// AHB_Master_ALU_REG_pipelined
module AHB_Master_ALU_REG_pipelined (
    input wire        HCLK,        
    input wire        HRESETn,     
    output reg [31:0] HADDR,       
    output reg [2:0] HBURST,         
    output reg [2:0]  HSIZE,       
    output reg [1:0]  HTRANS,      
    output reg [31:0] HWDATA,      
    output reg        HWRITE,      
    input wire [31:0] HRDATA,      
    input wire        HREADY,      
    input wire        HRESP,
    input wire [63:0] cpu_inst
);
For scale: roughly 2900 cells after synthesis, ~460 flip-flops, roughly 170 I/O pins.
clock: 6.0 ns
lec_check: 0
cap_margin: 20
cell_pad_in_sites_detail_placement: 1
cell_pad_in_sites_global_placement: 3
core_margin: 2
core_utilization: 40
hold_slack_margin: 0.17
min_routing_layer: met2
slew_margin: 0
tns_end_percent: 45
run.sh (not shown) runs the stock make flow with config.mk's settings and CLKGATE_MAP_FILE=.
Rerun with:
ABC_AREA = 1   (was not set)
CELL_PAD_IN_SITES_DETAIL_PLACEMENT = not set   (was 1)
CELL_PAD_IN_SITES_GLOBAL_PLACEMENT = not set   (was 3)
CORE_UTILIZATION = 70   (was 40)
HOLD_SLACK_MARGIN = not set   (was 0.17)
MIN_ROUTING_LAYER = not set   (was met2)
PLACE_DENSITY = 0.6   (was not set)
SLEW_MARGIN = 20   (was 0)
TNS_END_PERCENT = not set   (was 45)
clock period = 9.47 ns   (was 6.0 ns; I/O delays follow)
Result: Fmax went down by 17%; routed wire length went down by 10%; count of clock-buffer cells in the layout went down by 10; design area went down by 5.0%; die size went down by 43%; via count went down by 11%.
Rerun with:
CAP_MARGIN = 0   (was 20)
CORE_ASPECT_RATIO = 0.5   (was not set)
CORE_UTILIZATION = 72   (was 70)
CTS_CLUSTER_DIAMETER = 399   (was not set)
CTS_CLUSTER_SIZE = 99   (was not set)
SETUP_SLACK_MARGIN = 0.46   (was not set)
SLEW_MARGIN = 40   (was 20)
TNS_END_PERCENT = 5   (was not set)
clock period = 1.57 ns   (was 9.47 ns; I/O delays follow)
With this change the flow never finished: it broke off in 4_1_cts with DPL-0033. Area after synthesis is unchanged. Die area shrinks by 2.5%. Synthesized cell count does not change.
Rerun with:
ABC_AREA = not set   (was 1)
CAP_MARGIN = 20   (was 0)
CORE_ASPECT_RATIO = not set   (was 0.5)
CORE_UTILIZATION = 71   (was 72)
CTS_CLUSTER_DIAMETER = 347   (was 399)
CTS_CLUSTER_SIZE = 17   (was 99)
MAX_ROUTING_LAYER = met4   (was not set)
SETUP_SLACK_MARGIN = not set   (was 0.46)
SLEW_MARGIN = 20   (was 40)
TNS_END_PERCENT = not set   (was 5)
clock period = 4.73 ns   (was 1.57 ns; I/O delays follow)
=>
- The changed run completed and failed the layout checks on negative setup slack
- die size goes up by a few percent
- synthesized area rose slightly
- synthesized cell count is lower by a quarter to a third


## the previous run
Starting RTL as in the previous note.
// AHB_Master_ALU_REG_pipelined
module AHB_Master_ALU_REG_pipelined (
    input wire        HCLK,        
    input wire        HRESETn,     
    output reg [31:0] HADDR,       
    output reg [2:0] HBURST,         
    output reg [2:0]  HSIZE,       
    output reg [1:0]  HTRANS,      
    output reg [31:0] HWDATA,      
    output reg        HWRITE,      
    input wire [31:0] HRDATA,      
    input wire        HREADY,      
    input wire        HRESP,
    input wire [63:0] cpu_inst
);
clock: 4.85 ns
lec_check: 0
cap_margin: 20
core_margin: 2
core_utilization: 70
cts_cluster_diameter: 27
cts_cluster_size: 44
gpl_routability_driven: 1
hold_slack_margin: -0.08
max_routing_layer: met4
place_density: 0.62
slew_margin: 10
The previous run did not make it past 5_1_grt, where a tool error ended it.
Edits applied to the flow inputs when going from the previous run to the current run:
Settings: MAX_ROUTING_LAYER no longer set, was met4; CTS_CLUSTER_DIAMETER no longer set, was 27; CORE_UTILIZATION now 68, was 70.
Changes observed in the current run relative to the previous run: area fraction in xor and xnor cells about even; placed wire-length estimate after detailed placement fell about 5%; die extent in y has increased. Comparing the previous run against the current run, there is no change at all in area after synthesis. Compared with the previous run, in the current run die extent in x saw an increase; post-synthesis share of cell area spent on full adders, half adders and majority gates now sits at about the same level. The flow for the current run finished, though final verification flagged setup timing. As far as post-synthesis cell count goes, the current run and the previous run are indistinguishable; the numbers are identical. Sort the previous run and the current run by number of gates resized after cts desc -> top: the previous run. Looking at chip area, the current run sits 2.9% higher than the previous run does.


The RTL this note starts from:
==> flow/design.v <==
module AHB_Master_ALU_REG_pipelined (
    input wire        HCLK,        
    input wire        HRESETn,     
    output reg [31:0] HADDR,       
    output reg [2:0] HBURST,         
    output reg [2:0]  HSIZE,       
    output reg [1:0]  HTRANS,      
    output reg [31:0] HWDATA,      
    output reg        HWRITE,      
    input wire [31:0] HRDATA,      
    input wire        HREADY,      
    input wire        HRESP,
    input wire [63:0] cpu_inst
);
    wire [31:0] ReadData1, ReadData2;
    wire [31:0] ALUResult;
    reg RegWrite;
    reg [31:0] WriteData;
    reg type_data ;
    reg ALU_REG;
    reg write_read;
    reg [7:0] burst_length;
    reg [2:0] ReadReg1_ADDR;  
    reg [2:0] ReadReg2_ADDR;   
    reg [2:0] WriteReg_ADDR;   
    reg [2:0] AlU_OP;
    reg [2:0] WriteReg_ADDR2;
    reg [31:0] HWDATA_t;
    reg [31:0] HADDR_delay;
ALU alu(
    .A(ReadData1),
    .B(ReadData2),
    .AlU_OP(AlU_OP),
    .Result(ALUResult)
);
RegisterFile rf(
    .clk(HCLK),
    .rst_n(HRESETn),
    .ReadReg1_ADDR(ReadReg1_ADDR),
    .ReadReg2_ADDR(ReadReg2_ADDR),
    .WriteReg_ADDR(WriteReg_ADDR2),
    .WriteData(WriteData),
    .RegWrite(RegWrite),
    .ReadData1(ReadData1),
    .ReadData2(ReadData2)
);
localparam      IDLE         = 2'b00,
                BUSY     = 2'b01,
                NONSEQ   = 2'b10,
                SEQ      = 2'b11;
reg [9:0] burst_counter;
reg work;
always @(posedge HCLK or negedge HRESETn) begin
    if (!HRESETn)
        HADDR_delay <= 32'b0;
    else
        HADDR_delay <= cpu_inst [63:32];
end
always @(posedge HCLK or negedge HRESETn) begin
    if (!HRESETn)
    begin   
        HTRANS <= IDLE;   
        HADDR <= 32'b0;
        HBURST <= 3'b0;
        HSIZE <= 3'b0;
        HWDATA <= 32'b0;
        HWRITE <= 1'b0;
        RegWrite <= 1'b0;
        WriteData <= 32'b0;
        type_data <= 1'b0;
        ALU_REG <= 1'b0;
        write_read <= 1'b0;
        burst_length <= 8'b0;
        ReadReg1_ADDR <= 3'b0;
        ReadReg2_ADDR <= 3'b0;
        WriteReg_ADDR <= 3'b0;
        AlU_OP <= 3'b0;
        WriteReg_ADDR2 <= 3'b0;
        HWDATA_t <= 32'b0;
        burst_counter <= 10'b0;
        work <= 1'b0;
    end
    else
begin
        RegWrite <= 0;
        case (HTRANS)
            IDLE:begin
                if (type_data == 1)
                begin
                    if(ALU_REG)
                        begin
                            if(write_read)
                            begin
                                WriteData   <= ALUResult;
                                RegWrite    <= 1;
                            end                           
                             else
                            begin
                                HWDATA_t      <= ALUResult;
                                RegWrite    <= 0;
                            end                        end
                        else
                        begin
                            if (HWRITE)
                            begin
                                WriteData   <= HRDATA;
                                RegWrite    <= 1;
                            end
                            else
                            begin
                                HWDATA_t      <= ReadData1;
                                RegWrite    <= 0;
                            end
                        end
                        type_data <= 1;
                end
                type_data <= 1;
                HADDR <= HADDR_delay;
                HSIZE <= cpu_inst[6:4];  
                HWRITE <= cpu_inst[0];   
                HBURST <= cpu_inst[3:1];
                work <= cpu_inst[7];
                write_read <= cpu_inst [31];
                ALU_REG <= cpu_inst [18];
                burst_length <= cpu_inst[15:8];
                ReadReg1_ADDR <= cpu_inst[21:19]; 
                ReadReg2_ADDR <=  cpu_inst[24:22]; 
                WriteReg_ADDR <=  cpu_inst[27:25]; 
                WriteReg_ADDR2 <= WriteReg_ADDR;
                HWDATA <= HWDATA_t;
                AlU_OP <= cpu_inst [30:28];
                if (HREADY && work) begin
                    HTRANS <= NONSEQ;
                    burst_counter <= 0;        
                end
            end 
            BUSY:begin
                work <= cpu_inst[7];
                if (work) begin
                    HTRANS <= IDLE; 
                end
            end
            NONSEQ:begin
                type_data <= 1;
                HADDR <= HADDR_delay;
                HSIZE <= cpu_inst[6:4];  
                HWRITE <= cpu_inst[0];   
                HBURST <= cpu_inst[3:1];
                work <= cpu_inst[7];
                write_read <= cpu_inst [31];
                ALU_REG <= cpu_inst [18];
                burst_length <= cpu_inst[15:8];
                ReadReg1_ADDR <= cpu_inst[21:19]; 
                ReadReg2_ADDR <=  cpu_inst[24:22]; 
                WriteReg_ADDR <=  cpu_inst[27:25]; 
                WriteReg_ADDR2 <= WriteReg_ADDR;
                HWDATA <= HWDATA_t;
                AlU_OP <= cpu_inst [30:28];
                if(ALU_REG)
                        begin
                            if(write_read)
                            begin
                                WriteData   <= ALUResult;
                                RegWrite    <= 1;
                            end
                            else
                            begin
                                HWDATA_t      <= ALUResult;
                                RegWrite    <= 0;
                            end
                        end
                        else
                        begin
                            if (HWRITE)
                            begin
                                WriteData   <= HRDATA;
                                RegWrite    <= 1;
                            end
                            else
                            begin
                                HWDATA_t      <= ReadData1;
                                RegWrite    <= 0;
                            end
                        end
                if (HREADY) begin
                    if (!work)
                    HTRANS <= BUSY;
                    else if (HBURST) begin
                        type_data <= 1;
                        burst_counter <= burst_counter + 1;
                        HTRANS <= SEQ;
                    end else begin
                        type_data <= 1;
                        HTRANS <= IDLE;
                    end
                end
            end  
            SEQ:begin
                HWDATA <= HWDATA_t;
                ReadReg1_ADDR <= ReadReg1_ADDR +1;
                WriteReg_ADDR <=  WriteReg_ADDR;
                WriteReg_ADDR2 <= WriteReg_ADDR;
                RegWrite    <= 0;
                if (HREADY) begin
                    if(ALU_REG)
                        begin
                            if(write_read)
                            begin
                                WriteData   <= ALUResult;
                                RegWrite    <= 1;
                            end
                            else
                            begin
                                HWDATA_t      <= ALUResult;
                                RegWrite    <= 0;
                            end                        end
                        else
                        begin
                            if (HWRITE)
                            begin
                                WriteData   <= HRDATA;
                                RegWrite    <= 1;
                            end
                            else
                            begin
                                HWDATA_t      <= ReadData1;
                                RegWrite    <= 0;
                            end
                        end
                    HADDR <= HADDR + (4 << HSIZE); 
                        burst_counter <= burst_counter + 1;
                    if (!work)
                    HTRANS <= BUSY;
                    else if(HBURST == 3'b001 && burst_counter * HSIZE < 8'b11111111 && burst_counter < burst_length-1)
                    HTRANS <= SEQ;
                        else begin
                        HTRANS <= IDLE;
                    end
                end  
            end
            default:HTRANS <= IDLE;
        endcase
    end
end
endmodule
module ALU(
    input [31:0] A,    
    input [31:0] B,       
    input [2:0] AlU_OP,   
    output reg [31:0] Result 
);
    always @(*) begin
        case (AlU_OP)
            3'b000: Result = A + B;     
            3'b001: Result = A - B;     
            3'b010: Result = A & B;     
            3'b011: Result = A | B;     
            3'b100: Result = A ^ B;     
            3'b101: Result = ~A;        
            3'b110: Result = A << 1;    
            3'b111: Result = A >> 1;    
            default: Result = 8'b0;
        endcase
    end
endmodule
module RegisterFile(
    input clk,
    input rst_n,
    input [2:0] ReadReg1_ADDR,
    input [2:0] ReadReg2_ADDR,
    input [2:0] WriteReg_ADDR,
    input [31:0] WriteData,
    input RegWrite,
    output [31:0] ReadData1,
    output [31:0] ReadData2
);
    reg [31:0] registers [7:0]; 
    assign ReadData1 = registers[ReadReg1_ADDR];
    assign ReadData2 = registers[ReadReg2_ADDR];
    integer i;
    always @(posedge clk or negedge rst_n) begin
        if (!rst_n) begin
            for (i = 0; i < 8; i = i + 1)
                registers[i] <= 32'b0;
        end
        else if (RegWrite) begin
            registers[WriteReg_ADDR] <= WriteData;
        end
    end
endmodule
==> flow/config.mk <==
export PLATFORM = sky130hd
export DESIGN_NAME = AHB_Master_ALU_REG_pipelined
export DESIGN_NICKNAME = AHB_Master_ALU_REG_pipelined
export VERILOG_FILES = /design/flow/design.v
export SDC_FILE = /design/flow/constraint.sdc
export NUM_CORES = 4
export LEC_CHECK = 0
export CAP_MARGIN = 20
export CORE_MARGIN = 2
export CORE_UTILIZATION = 65
export MAX_ROUTING_LAYER = met4
export PLACE_DENSITY = 0.6
export SLEW_MARGIN = 20
==> flow/constraint.sdc <==
create_clock -name core_clock -period 4.73 [get_ports {HCLK}]
set_input_delay 0.9460 -clock core_clock [delete_from_list [all_inputs] [get_ports {HCLK}]]
set_output_delay 0.9460 -clock core_clock [all_outputs]
set_load 0.01 [all_outputs]
The starting point completed and failed the layout checks on setup timing.
Rerun with:
Settings changed: CORE_UTILIZATION 65 to 72, CTS_CLUSTER_DIAMETER set to 28, CTS_CLUSTER_SIZE set to 35.
Result: Now the flow ended with an error in global routing on GRT-0116; die size shrinks by roughly a tenth; area after synthesis does not change; synthesized cell count is unchanged.
Rerun with:
Settings changed: ABC_AREA set to 1, CORE_ASPECT_RATIO set to 0.5, CTS_CLUSTER_DIAMETER 28 to 399, CTS_CLUSTER_SIZE 35 to 99, HOLD_SLACK_MARGIN set to 0.27, MAX_ROUTING_LAYER met4 to not set, PLACE_DENSITY 0.6 to 0.37, SETUP_SLACK_MARGIN set to 0.46.
Clock period 4.73 ns to 1.57 ns, I/O delays scaled along.
Effect: Now the flow stopped in clock tree synthesis with DPL-0038; synthesized area shrinks slightly; synthesized cell count grows by a quarter to a third; die area shrinks slightly.
Rerun with:
Settings changed: ABC_AREA 1 to not set, CAP_MARGIN 20 to 0, CORE_ASPECT_RATIO 0.5 to not set, CORE_UTILIZATION 72 to 68, CTS_CLUSTER_DIAMETER 399 to not set, CTS_CLUSTER_SIZE 99 to 36, GPL_ROUTABILITY_DRIVEN set to 1, HOLD_SLACK_MARGIN 0.27 to not set, PLACE_DENSITY 0.37 to not set, SETUP_SLACK_MARGIN 0.46 to not set, SLEW_MARGIN 20 to 10.
Clock period 1.57 ns to 4.85 ns, I/O delays scaled along.
Effect: Now the flow ran to the end with violations: setup timing; die size increases by a few percent; synthesized area is higher slightly; synthesized cell count goes down by a quarter to a third.
